==> run a <==
==> flow/design.v (excerpt) <==
module ascon
(
    input  logic         clock,            
    input  logic         reset_n,          
    input  logic         i_sys_enable,     
    input  logic         i_start,          
    input  logic         i_data_valid,     
    input  logic [ 63:0] i_data,           
    input  logic [127:0] i_key,            
    input  logic [127:0] i_nonce,          
    output logic [ 63:0] o_cipher,         
    output logic [127:0] o_tag,            
    output logic         o_valid_cipher,   
    output logic         o_done,           
    output logic         o_ready           
);
Settings: LEC_CHECK=0, ABC_AREA=1, CAP_MARGIN=0, CORE_MARGIN=2, CORE_UTILIZATION=72, CTS_CLUSTER_DIAMETER=372, CTS_CLUSTER_SIZE=98, SETUP_SLACK_MARGIN=2.15, SLEW_MARGIN=20, TNS_END_PERCENT=5; clock period 7.21 ns.
run.sh (not shown) runs the stock make flow with config.mk's settings and CLKGATE_MAP_FILE=.
==> inputs of run b, as changes to run a <==
Settings changed: ABC_AREA 1 to default, CAP_MARGIN 0 to 20, CORE_UTILIZATION 72 to 71, CTS_CLUSTER_DIAMETER 372 to 362, CTS_CLUSTER_SIZE 98 to default, HOLD_SLACK_MARGIN from default to -0.1, MAX_ROUTING_LAYER from default to met4, SETUP_SLACK_MARGIN 2.15 to default, TNS_END_PERCENT 5 to default.
==> flow/constraint.sdc (replaced) <==
create_clock -name core_clock -period 3.6 [get_ports {clock}]
set_input_delay 0.7200 -clock core_clock [delete_from_list [all_inputs] [get_ports {clock}]]
set_output_delay 0.7200 -clock core_clock [all_outputs]
set_load 0.01 [all_outputs]
==> inputs of run c, as changes to run a <==
Settings changed: ABC_AREA 1 to default, CAP_MARGIN 0 to 20, CORE_UTILIZATION 72 to 23, CTS_CLUSTER_DIAMETER 372 to default, CTS_CLUSTER_SIZE 98 to default, SETUP_SLACK_MARGIN 2.15 to default, TNS_END_PERCENT 5 to default.
==> flow/constraint.sdc (replaced) <==
create_clock -name core_clock -period 14.5 [get_ports {clock}]
set_input_delay 2.9000 -clock core_clock [delete_from_list [all_inputs] [get_ports {clock}]]
set_output_delay 2.9000 -clock core_clock [all_outputs]
set_load 0.01 [all_outputs]
==> inputs of run d, as changes to run a <==
Settings changed: ABC_AREA 1 to 0, CAP_MARGIN 0 to 20, CELL_PAD_IN_SITES_GLOBAL_PLACEMENT from default to 2, CORE_MARGIN 2 to 7, CORE_UTILIZATION 72 to 58, CTS_CLUSTER_DIAMETER 372 to default, CTS_CLUSTER_SIZE 98 to default, HOLD_SLACK_MARGIN from default to 0.18, SETUP_SLACK_MARGIN 2.15 to 0.81, TNS_END_PERCENT 5 to default.
==> flow/constraint.sdc (replaced) <==
create_clock -name core_clock -period 10.0 [get_ports {clock}]
set_input_delay 2.0000 -clock core_clock [delete_from_list [all_inputs] [get_ports {clock}]]
set_output_delay 2.0000 -clock core_clock [all_outputs]
set_load 0.01 [all_outputs]
==> deck_impl_summary.md <==
Key Metrics from the Run

Status
  • Outcome: did not finish
  • Stop stage: global routing
  • Err: [ERROR GRT-0116] Global routing finished with congestion. Check the congestion regions in the DRC Viewer.

Logic synthesis
  • Most frequent cells after synthesis: nand2_1 (4466), nand3_1 (997), inv_1 (982)
  • Yosys simple share: 0.499
  • Sequential area share after synthesis: 0.261
  • Main area contributors: nand2_1 (33%), dfrtp_1 (26%), nand3_1 (9.7%)
  • Complex Gates by Area: 0.0623

Clocking
  • CTS max path bufs: 3

Placement
  • Placed cell count: 10200
(the above is from run a)
==> deck_impl_summary.md <==
Key Metrics from the Run

Status
  • Outcome: did not finish
  • Stop stage: global placement without I/O
  • Err: [ERROR GPL-0301] Utilization 100.158 % exceeds 100%.

Logic synthesis
  • Yosys warns: 5
  • Sequential area share after synthesis: 0.255
  • Most frequent cells after synthesis: mux2i_1 (694), xnor2_1 (574), nor2_1 (569)
  • Yosys simple share: 0.134
  • Main area contributors: dfrtp_1 (25%), mux2i_1 (13%), xnor2_1 (9.5%)
  • Complex Gates by Area: 0.154
  • Distinct lib cells: 72

Die
  • Die Ht: between 300 and 400 um
  • Total die size: about 100000 sq um
(the above is from run d)
==> deck_impl_summary.md <==
Synthesis and Place & Route Summary

Logic synthesis
  • Most frequent cells after synthesis: mux2i_1 (694), xnor2_1 (574), nor2_1 (569)
  • Sequential area share after synthesis: 0.255
  • Main area contributors: dfrtp_1 (25%), mux2i_1 (13%), xnor2_1 (9.5%)
  • Yosys simple share: 0.134
  • Complex Gates by Area: 0.154

Timing
  • Final worst setup slack: -0.234 ns
  • Final setup fails: 38

Clocking
  • CTS max path bufs: 3

Status
  • SO Faults: setup timing
  • Outcome: complete, but fails checks
(the above is from run b)
==> deck_impl_summary.md <==
Synthesis and Place & Route Summary

Placement
  • Placed cell count: 9032
  • Place WS: 7.87 ns

Logic synthesis
  • Yosys warns: 5
  • Most frequent cells after synthesis: mux2i_1 (694), xnor2_1 (574), nor2_1 (569)
  • Main area contributors: dfrtp_1 (25%), mux2i_1 (13%), xnor2_1 (9.5%)
  • Yosys simple share: 0.134

Timing
  • Final Critical Period: 6.54 ns

Status
  • Outcome: finished clean

Die
  • Core area: 228000 sq um

Clocking
  • CTS max path bufs: 3
(the above is from run c)

* * *

==> inputs of exp/garnet <==
Starting RTL as in the previous note.
Design ascon, start of the top module:
module ascon
(
    input  logic         clock,            
    input  logic         reset_n,          
    input  logic         i_sys_enable,     
    input  logic         i_start,          
    input  logic         i_data_valid,     
    input  logic [ 63:0] i_data,           
    input  logic [127:0] i_key,            
    input  logic [127:0] i_nonce,          
    output logic [ 63:0] o_cipher,         
    output logic [127:0] o_tag,            
    output logic         o_valid_cipher,   
    output logic         o_done,           
    output logic         o_ready           
);
clock: 5.13 ns
lec_check: 0
abc_area: 1
cap_margin: 20
core_margin: 2
core_utilization: 72
cts_cluster_diameter: 207
cts_cluster_size: 100
setup_slack_margin: 0.32
slew_margin: 20
tns_end_percent: 5
==> exp/nickel: changes against exp/garnet <==
- ABC_AREA: 1 -> not set
- CORE_UTILIZATION: 72 -> 70
- CTS_CLUSTER_DIAMETER: 207 -> 359
- CTS_CLUSTER_SIZE: 100 -> 13
- SETUP_SLACK_MARGIN: 0.32 -> 0.4
- TNS_END_PERCENT: 5 -> not set
==> flow/constraint.sdc (replaced) <==
create_clock -name core_clock -period 4.2 [get_ports {clock}]
set_input_delay 0.8400 -clock core_clock [delete_from_list [all_inputs] [get_ports {clock}]]
set_output_delay 0.8400 -clock core_clock [all_outputs]
set_load 0.01 [all_outputs]
==> results.ini <==
[status]
outcome = complete, no violations

[logic_synthesis]
logic_family = XOR/XNOR gates
common_cells = 694 x mux2i_1, 574 x xnor2_1, 569 x nor2_1, 536 x dfrtp_1, 372 x nand2_1

[global_routing]
met2_usage_pct = 79.6

[placement]
placed_area_um2 = 60800
dp_slack_ns = 0.0590

-- figures above: exp/nickel

==> results.ini <==
[status]
error_line = [ERROR GRT-0116] Global routing finished with congestion. Check the congestion regions in the DRC Viewer.
outcome = did not finish
stop_stage = 5_1_grt

[logic_synthesis]
logic_family = simple AND/OR/NAND/NOR gates
syn_area_um2 = 51500

[placement]
placed_area_um2 = 57400
dp_slack_ns = 0.825

-- figures above: exp/garnet


* * *

==> trial 63 <==
Starting RTL as in the previous note.
clock: 10.0 ns
lec_check: 0
abc_area: 0
cap_margin: 20
cell_pad_in_sites_global_placement: 2
core_margin: 7
core_utilization: 58
hold_slack_margin: 0.18
min_routing_layer: met2
place_density_lb_addon: 0.1
slew_margin: 20
==> build 43: changes against trial 63 <==
ABC_AREA = 1   (was 0)
CELL_PAD_IN_SITES_GLOBAL_PLACEMENT = unset   (was 2)
CORE_MARGIN = 2   (was 7)
CORE_UTILIZATION = 70   (was 58)
CTS_CLUSTER_DIAMETER = 400   (was unset)
CTS_CLUSTER_SIZE = 15   (was unset)
HOLD_SLACK_MARGIN = unset   (was 0.18)
MIN_ROUTING_LAYER = unset   (was met2)
PLACE_DENSITY_LB_ADDON = unset   (was 0.1)
==> flow/constraint.sdc (replaced) <==
create_clock -name core_clock -period 3.45 [get_ports {clock}]
set_input_delay 0.6900 -clock core_clock [delete_from_list [all_inputs] [get_ports {clock}]]
set_output_delay 0.6900 -clock core_clock [all_outputs]
set_load 0.01 [all_outputs]
==> trial 85: changes against trial 63 <==
ABC_AREA = unset   (was 0)
CELL_PAD_IN_SITES_GLOBAL_PLACEMENT = unset   (was 2)
CORE_MARGIN = 2   (was 7)
CORE_UTILIZATION = 40   (was 58)
HOLD_SLACK_MARGIN = unset   (was 0.18)
MIN_ROUTING_LAYER = unset   (was met2)
PLACE_DENSITY_LB_ADDON = unset   (was 0.1)
==> qor summary <==
item	trial 63	trial 85	build 43
Chip width	315.6 µm	367.2 µm	275.2 µm
HPWL reported at the end of detailed placement	-	197,000 µm	226,000 µm
Post-synthesis area per instance	9.181 µm²	9.181 µm²	5.741 µm²
IO Count	-	520	520
Total placed cells including tap cells	-	7,761	10.65k
Number of buffers added for setup after CTS	-	0	0
Yosys chip area	52,770 µm²	52,770 µm²	51,480 µm²
Port Buffers	-	519	519
Dominant cell type by area after synthesis	sky130_fd_sc_hd__dfrtp_1	sky130_fd_sc_hd__dfrtp_1	sky130_fd_sc_hd__nand2_1
Instance count of the mapped netlist	5,747	5,747	8,966
Level count of the clock H-tree	-	3	2
Outcome	did not finish	timing/DRC/antenna clean	did not finish
Failing step	3_1_place_gp_skip_io	-	5_1_grt
Cell Type Count	72	72	50
Proportion of netlist area held by the largest area contributor	0.2542	0.2542	0.3257
Init Core Util	0.5862	0.4024	0.7068
Mux share of post-synthesis cell area	0.1514	0.1514	0.008337
Chip Area	99,620 µm²	134,800 µm²	75,720 µm²
Synthesized netlist net count	6,209	6,209	9,428
Largest buffer count on any clock path	-	3	3
Sequential-to-total area share from yosys stat	0.2547	0.2547	0.2611
Height of the die	315.6 µm	367.2 µm	275.2 µm
Most frequent cell after synthesis	sky130_fd_sc_hd__mux2i_1	sky130_fd_sc_hd__mux2i_1	sky130_fd_sc_hd__nand2_1
Cell count listed in synth_stat.txt	5,747	5,747	8,966
Number of hold-repair buffers added at the cts stage	-	0	0
Cell area after synthesis	52,770 µm²	52,770 µm²	51,480 µm²

* * *

==> wip/maple <==
ascon again, from the RTL that the note above started with.
## ascon
module ascon
(
    input  logic         clock,            
    input  logic         reset_n,          
    input  logic         i_sys_enable,     
    input  logic         i_start,          
    input  logic         i_data_valid,     
    input  logic [ 63:0] i_data,           
    input  logic [127:0] i_key,            
    input  logic [127:0] i_nonce,          
    output logic [ 63:0] o_cipher,         
    output logic [127:0] o_tag,            
    output logic         o_valid_cipher,   
    output logic         o_done,           
    output logic         o_ready           
);
clock: 5.85 ns
lec_check: 0
cap_margin: 20
cell_pad_in_sites_detail_placement: 0
cell_pad_in_sites_global_placement: 0
core_margin: 2
core_utilization: 65
cts_cluster_diameter: 344
cts_cluster_size: 11
gpl_timing_driven: 1
hold_slack_margin: 0.2
max_routing_layer: met5
place_density_lb_addon: 0.01
setup_slack_margin: 1.72
slew_margin: 20
tns_end_percent: 5
==> inputs of wip/umber, as changes to wip/maple <==
- CORE_UTILIZATION: 65 -> 72
- CTS_CLUSTER_SIZE: 11 -> 75
- MAX_ROUTING_LAYER: met5 -> met4
- SETUP_SLACK_MARGIN: 1.72 -> 0.99
==> flow/constraint.sdc (replaced) <==
create_clock -name core_clock -period 3.4 [get_ports {clock}]
set_input_delay 0.6800 -clock core_clock [delete_from_list [all_inputs] [get_ports {clock}]]
set_output_delay 0.6800 -clock core_clock [all_outputs]
set_load 0.01 [all_outputs]
==> flow_metrics.tcl <==
# yosys + openroad results
set metrics [dict create \
    r2r_start "ascon_fsm_inst.o_mux_select$_DFF_PN1_" \
    wl_met2_mm 89.7 \
    rsz0062_at_grt "true" \
    cts.repair.resized 5 \
    fp.dieH_um 289 \
    comb.multi_input.count 4757 \
    grt_max_degree 175 \
    critPathCapture "permutation_inst.o_tag_reg[93]$_DFFE_PN0P_" \
    run_status "timing/DRC/antenna clean" \
]
That was wip/maple.
==> flow_metrics.tcl <==
# metrics dict for downstream scripts
set metrics [dict create \
    yosysWarnings 5 \
    cts.repair.resized 238 \
    error "[ERROR GRT-0232] Routing congestion too high. Check the congestion heatmap in the GUI." \
    grt-ovfl-total 626 \
    run_status "stopped before the end" \
    mux_area_share_pct 15.1 \
    fp.dieH_um 275 \
    cts_setup_buffers 70 \
    lastStage "5_1_grt" \
]
That was wip/umber.
